==> flow/design.v (excerpt) <==
module pipeline(
  clk,
  resetn,
  o_instr_req_addr,
  o_instr_req_en,
  i_instr_res_data,
  o_mem_req_addr,
  o_mem_req_wr_data,
  o_mem_req_wr_en,
  o_mem_req_count,
  i_mem_res_rd_data,
  i_mem_res_code
);
For scale: about 8,500 cells after synthesis, roughly 1,500 flip-flops, roughly 170 I/O pins, about 84,000 um2 of cells after synthesis.
Settings: LEC_CHECK=0, ABC_AREA=0, CAP_MARGIN=5, CELL_PAD_IN_SITES_DETAIL_PLACEMENT=2, CELL_PAD_IN_SITES_GLOBAL_PLACEMENT=1, CORE_ASPECT_RATIO=0.6, CORE_MARGIN=10, CORE_UTILIZATION=49, CTS_CLUSTER_SIZE=19, HOLD_SLACK_MARGIN=-0.1, MAX_ROUTING_LAYER=met4, PLACE_DENSITY_LB_ADDON=0.21, SETUP_SLACK_MARGIN=1.0, SLEW_MARGIN=30; clock period 11.5 ns.
run.sh (not shown) runs the stock make flow with config.mk's settings and CLKGATE_MAP_FILE=.
The first run ended with an error in 5_1_grt.
==> next run, changes <==
ABC_AREA = not set   (was 0)
CAP_MARGIN = 20   (was 5)
CELL_PAD_IN_SITES_DETAIL_PLACEMENT = not set   (was 2)
CORE_ASPECT_RATIO = 1.07   (was 0.6)
CORE_MARGIN = 2   (was 10)
CORE_UTILIZATION = 26   (was 49)
CTS_CLUSTER_SIZE = 12   (was 19)
HOLD_SLACK_MARGIN = not set   (was -0.1)
MAX_ROUTING_LAYER = met5   (was met4)
PLACE_DENSITY = 0.54   (was not set)
PLACE_DENSITY_LB_ADDON = not set   (was 0.21)
SETUP_SLACK_MARGIN = 0.37   (was 1.0)
SLEW_MARGIN = 15   (was 30)
clock period = 6.76 ns   (was 11.5 ns; I/O delays follow)
Result:
- With this change the flow ran to the end with violations: negative setup slack
- area after synthesis does not change
- die area grows by 73%
- synthesized cell count does not change
==> next run, changes <==
CELL_PAD_IN_SITES_GLOBAL_PLACEMENT = not set   (was 1)
CORE_ASPECT_RATIO = not set   (was 1.07)
CORE_UTILIZATION = 40   (was 26)
CTS_CLUSTER_SIZE = not set   (was 12)
MAX_ROUTING_LAYER = not set   (was met5)
PLACE_DENSITY = not set   (was 0.54)
SETUP_SLACK_MARGIN = not set   (was 0.37)
SLEW_MARGIN = 20   (was 15)
clock period = 9.79 ns   (was 6.76 ns; I/O delays follow)
Effect: With this change the flow finished clean. Sequential share of layout area climbs by 2.8 points. First-iteration DRC count went up by 29%. Core utilization came out higher by 14 points. Wire length falls by 10%. Clock skew went up by 0.017 ns.
==> next run, changes <==
CORE_UTILIZATION = 65   (was 40)
CTS_CLUSTER_SIZE = 41   (was not set)
SETUP_SLACK_MARGIN = -0.39   (was not set)
clock period = 5.56 ns   (was 9.79 ns; I/O delays follow)
With this change the flow finished with negative setup slack left.
Clock-buffer cell count decreases by 16.
Combinational power rose by well over a third.
Wire length hardly moves.
Final area goes up by a few percent.
Synthesized area does not change.
Non-clock buffer count increases by 611.
Global-route usage rises by 18 points.
Critical path depth goes up by 1.
==> next run, changes <==
ABC_AREA = 1   (was not set)
CORE_ASPECT_RATIO = 0.92   (was not set)
CORE_UTILIZATION = 72   (was 65)
CTS_CLUSTER_SIZE = 15   (was 41)
HOLD_SLACK_MARGIN = -0.09   (was not set)
PLACE_DENSITY = 0.65   (was not set)
SETUP_SLACK_MARGIN = 0.42   (was -0.39)
clock period = 4.02 ns   (was 5.56 ns; I/O delays follow)
Outcome:
- The new run failed in 5_1_grt
- synthesized area goes down slightly
- die area came out lower by roughly a tenth
- synthesized cell count increases by about a fifth

---

== v15 ==
Starting RTL as in the previous note.
Settings: LEC_CHECK=0, CAP_MARGIN=20, CORE_MARGIN=2, CORE_UTILIZATION=70, CTS_CLUSTER_SIZE=47, HOLD_SLACK_MARGIN=0.29, PLACE_DENSITY_LB_ADDON=0.0, SETUP_SLACK_MARGIN=0.77, SLEW_MARGIN=20, TNS_END_PERCENT=5; clock period 5.46 ns.
Complete run, failing final checks: v15, reason setup timing.
> inputs changed (v15 -> v31)
- removing HOLD_SLACK_MARGIN (formerly 0.29)
- removing PLACE_DENSITY_LB_ADDON (formerly 0.0)
- changing CORE_UTILIZATION from 70 to 40
- removing SETUP_SLACK_MARGIN (formerly 0.77)
- removing TNS_END_PERCENT (formerly 5)
- removing CTS_CLUSTER_SIZE (formerly 47)
- changing the clock period (ns, I/O delays scaled along) from 5.46 to 17.3
--- outcome ---
v31 went all the way through synthesis, placement and routing and the layout is clean on timing, DRC and antenna.
Going from v15 to v31, aggregate routed wire length shrinks by 5400 um.
Delta (v31 minus v15): mean post-synth cell area has remained practically unchanged; number of buffers inserted during clock tree synthesis climbed 6.4%; total number of cells along the worst setup path has decreased; sequential share of layout area went up; worst hold slack shows an increase of 0.0077 ns.
Changes observed in v31 relative to v15: flip-flop count roughly the same, final-report hold violation count has remained practically unchanged, area overhead of the layout relative to synthesis fell 6.1 points, number of inserted filler cells in the final layout shows an increase of 13100.
Input changes introduced in v11 (baseline for comparison: v31):
- swapping 20 for 5 in CAP_MARGIN
- swapping 40 for 65 in CORE_UTILIZATION
- putting HOLD_SLACK_MARGIN at -0.1 where nothing was set
- putting SETUP_SLACK_MARGIN at 1.0 where nothing was set
- putting CELL_PAD_IN_SITES_GLOBAL_PLACEMENT at 1 where nothing was set
- putting ABC_AREA at 0 where nothing was set
- swapping 20 for 30 in SLEW_MARGIN
- swapping 17.3 for 5.79 in the clock period (ns, I/O delays scaled along)
Findings:
No crash in v11: every stage finished, but the layout fails its final checks due to setup timing.
Taking v31 as the reference, in v11 post-route clock period utilization up 44 points, aggregate negative setup slack down 23.87 ns, proportion of cell area occupied by multi-input gates shrank by 0.61 points.

---

pipeline again, from the RTL that the note above started with.
export LEC_CHECK = 0
export CAP_MARGIN = 20
export CELL_PAD_IN_SITES_GLOBAL_PLACEMENT = 2
export CORE_MARGIN = 2
export CORE_UTILIZATION = 40
export CTS_CLUSTER_SIZE = 34
export PLACE_DENSITY_LB_ADDON = 0.07
export SLEW_MARGIN = 20
create_clock -name core_clock -period 10.5 [get_ports {clk}]
Then changed:
ABC_AREA = 0   (was not set)
CAP_MARGIN = 5   (was 20)
CELL_PAD_IN_SITES_GLOBAL_PLACEMENT = 1   (was 2)
CORE_UTILIZATION = 65   (was 40)
CTS_CLUSTER_SIZE = 52   (was 34)
HOLD_SLACK_MARGIN = -0.1   (was not set)
PLACE_DENSITY_LB_ADDON = not set   (was 0.07)
SETUP_SLACK_MARGIN = 1.0   (was not set)
SLEW_MARGIN = 30   (was 20)
clock period = 5.78 ns   (was 10.5 ns; I/O delays follow)
What happened:
- This time the run completed and failed the layout checks on setup timing
- setup slack is worse by 1.6 ns
- combinational power went up by well over a third
- utilization goes up by 33 points
- worst hold slack improved by 0.012 ns
- routed wire length falls by a little under a tenth
- clock-buffer cell count went down by 29
Power and IR drop assume default switching activity.
